## reservation_station
module reservation_station #(
    parameter int  RS_DEPTH   = 8
)(
    input  logic      clk_i,
    input  logic      rst_i,
    input  logic      recover_i,
    input  logic      disp_valid_i,
    output logic      disp_ready_o,
    input  logic [RS_ENTRY_W-1:0] disp_entry_i,    
    output logic      issue_valid_o,
    input  logic      issue_ready_i,
    output logic [RS_ENTRY_W-1:0] issue_entry_o,   
    input  logic       cdb_valid_i,
    input  logic [6:0] cdb_tag_i
);
    logic [RS_ENTRY_W-1:0] entries [RS_DEPTH];      
    rs_entry_t rd_tmp;                  
    rs_entry_t nx_tmp;                  
    logic [RS_ENTRY_W-1:0] entries_n [RS_DEPTH];
    logic [RS_DEPTH-1:0] valid_vec;
    logic [RS_DEPTH-1:0] ready_vec;
    always_comb begin
        for (int i = 0; i < RS_DEPTH; i++) begin
            rd_tmp       = entries[i];
            valid_vec[i] = rd_tmp.valid;
            ready_vec[i] = rd_tmp.rs1_rdy & rd_tmp.rs2_rdy;  
        end
    end
    logic [RS_DEPTH-1:0] free_mask; 
    assign free_mask = ~valid_vec;
    logic [$clog2(RS_DEPTH)-1:0] free_idx;
    logic have_free;
  ...
clock: 4.05 ns
lec_check: 0
cap_margin: 20
core_margin: 4
core_utilization: 59
cts_cluster_size: 99
place_density: 0.55
slew_margin: 20
run.sh (not shown) runs the stock make flow with config.mk's settings and CLKGATE_MAP_FILE=.
Then changed:
CORE_MARGIN = 2   (was 4)
CORE_UTILIZATION = 72   (was 59)
CTS_CLUSTER_DIAMETER = 354   (was default)
CTS_CLUSTER_SIZE = 15   (was 99)
HOLD_SLACK_MARGIN = 0.3   (was default)
PLACE_DENSITY = default   (was 0.55)
SETUP_SLACK_MARGIN = 0.49   (was default)
clock period = 3.28 ns   (was 4.05 ns; I/O delays follow)
This time the run completed and failed the layout checks on slew limit.
Non-clock buffer count climbs by 48.
Utilization climbs by 13 points.
First-iteration DRC count climbs by 29%.
Setup slack gains 120 ps.
Design area drops by 2.5%.

* * *

Starting RTL as in the previous note.
==> flow/config.mk <==
export PLATFORM = sky130hd
export DESIGN_NAME = reservation_station
export DESIGN_NICKNAME = reservation_station
export VERILOG_FILES = /design/flow/design.v
export SDC_FILE = /design/flow/constraint.sdc
export NUM_CORES = 4
export LEC_CHECK = 0
export CAP_MARGIN = 20
export CORE_MARGIN = 4
export CORE_UTILIZATION = 36
export PLACE_DENSITY = 0.55
export SLEW_MARGIN = 20
==> flow/constraint.sdc <==
create_clock -name core_clock -period 5.9 [get_ports {clk_i}]
set_input_delay 1.1800 -clock core_clock [delete_from_list [all_inputs] [get_ports {clk_i}]]
set_output_delay 1.1800 -clock core_clock [all_outputs]
set_load 0.01 [all_outputs]
Change:
--- a/flow/config.mk
+++ b/flow/config.mk
@@ -9,4 +9,5 @@
 export CORE_MARGIN = 4
-export CORE_UTILIZATION = 36
-export PLACE_DENSITY = 0.55
+export CORE_UTILIZATION = 72
+export CTS_CLUSTER_SIZE = 14
+export SETUP_SLACK_MARGIN = 0.33
 export SLEW_MARGIN = 20
==> flow/constraint.sdc (replaced) <==
create_clock -name core_clock -period 3.3 [get_ports {clk_i}]
set_input_delay 0.6600 -clock core_clock [delete_from_list [all_inputs] [get_ports {clk_i}]]
set_output_delay 0.6600 -clock core_clock [all_outputs]
set_load 0.01 [all_outputs]
Effect: Synthesized area stays the same. Global-route usage increases by 20 points. Power is higher by well over a third. Setup slack degrades by 0.88 ns.
Change:
--- a/flow/config.mk
+++ b/flow/config.mk
@@ -9,5 +9,4 @@
 export CORE_MARGIN = 4
-export CORE_UTILIZATION = 72
-export CTS_CLUSTER_SIZE = 14
-export SETUP_SLACK_MARGIN = 0.33
+export CORE_UTILIZATION = 35
+export PLACE_DENSITY = 0.55
 export SLEW_MARGIN = 20
==> flow/constraint.sdc (replaced) <==
create_clock -name core_clock -period 5.9 [get_ports {clk_i}]
set_input_delay 1.1800 -clock core_clock [delete_from_list [all_inputs] [get_ports {clk_i}]]
set_output_delay 1.1800 -clock core_clock [all_outputs]
set_load 0.01 [all_outputs]
Effect: First-iteration DRC count is lower by 32%. Critical path depth is lower by 1. Worst setup slack gets better by 0.94 ns. Total power is lower by 41%. Die size is higher by 100%. Routed wire length is higher by 14%. Cell area is higher by 1.6%. Final cell count is higher by 14%. Non-clock buffer count is lower by 73. Global-route usage is lower by 21 points.
Change:
--- a/flow/config.mk
+++ b/flow/config.mk
@@ -8,5 +8,8 @@
 export CAP_MARGIN = 20
-export CORE_MARGIN = 4
-export CORE_UTILIZATION = 35
-export PLACE_DENSITY = 0.55
+export CORE_MARGIN = 2
+export CORE_UTILIZATION = 72
+export CTS_CLUSTER_DIAMETER = 393
+export CTS_CLUSTER_SIZE = 14
+export HOLD_SLACK_MARGIN = -0.04
+export SETUP_SLACK_MARGIN = 0.33
 export SLEW_MARGIN = 20
==> flow/constraint.sdc (replaced) <==
create_clock -name core_clock -period 3.3 [get_ports {clk_i}]
set_input_delay 0.6600 -clock core_clock [delete_from_list [all_inputs] [get_ports {clk_i}]]
set_output_delay 0.6600 -clock core_clock [all_outputs]
set_load 0.01 [all_outputs]
What happened:
- wire length falls by roughly a tenth
- sequential power grows by well over a third
- count of clock-buffer cells in the layout came out lower by 151
- utilization climbs by 40 points
- setup slack degrades by 1.0 ns
- final area decreases by a few percent
- first-iteration DRC count grows by well over a third
- power rises by well over a third
Change:
==> flow/config.mk (replaced) <==
export PLATFORM = sky130hd
export DESIGN_NAME = reservation_station
export DESIGN_NICKNAME = reservation_station
export VERILOG_FILES = /design/flow/design.v
export SDC_FILE = /design/flow/constraint.sdc
export NUM_CORES = 4
export LEC_CHECK = 0
export CAP_MARGIN = 20
export CORE_MARGIN = 4
export CORE_UTILIZATION = 35
export PLACE_DENSITY = 0.55
export SETUP_SLACK_MARGIN = 1.07
export SLEW_MARGIN = 20
==> flow/constraint.sdc (replaced) <==
create_clock -name core_clock -period 5.9 [get_ports {clk_i}]
set_input_delay 1.1800 -clock core_clock [delete_from_list [all_inputs] [get_ports {clk_i}]]
set_output_delay 1.1800 -clock core_clock [all_outputs]
set_load 0.01 [all_outputs]
After rerunning: The changed run passed the timing, design-rule and antenna checks. Via count drops by 5.1%. Area after synthesis is unchanged. Utilization drops by 40 points. Worst setup slack gains 1.1 ns. Die area climbs by 110%. Power drops by 35%.
Power is estimated from default activity; no workload was simulated.
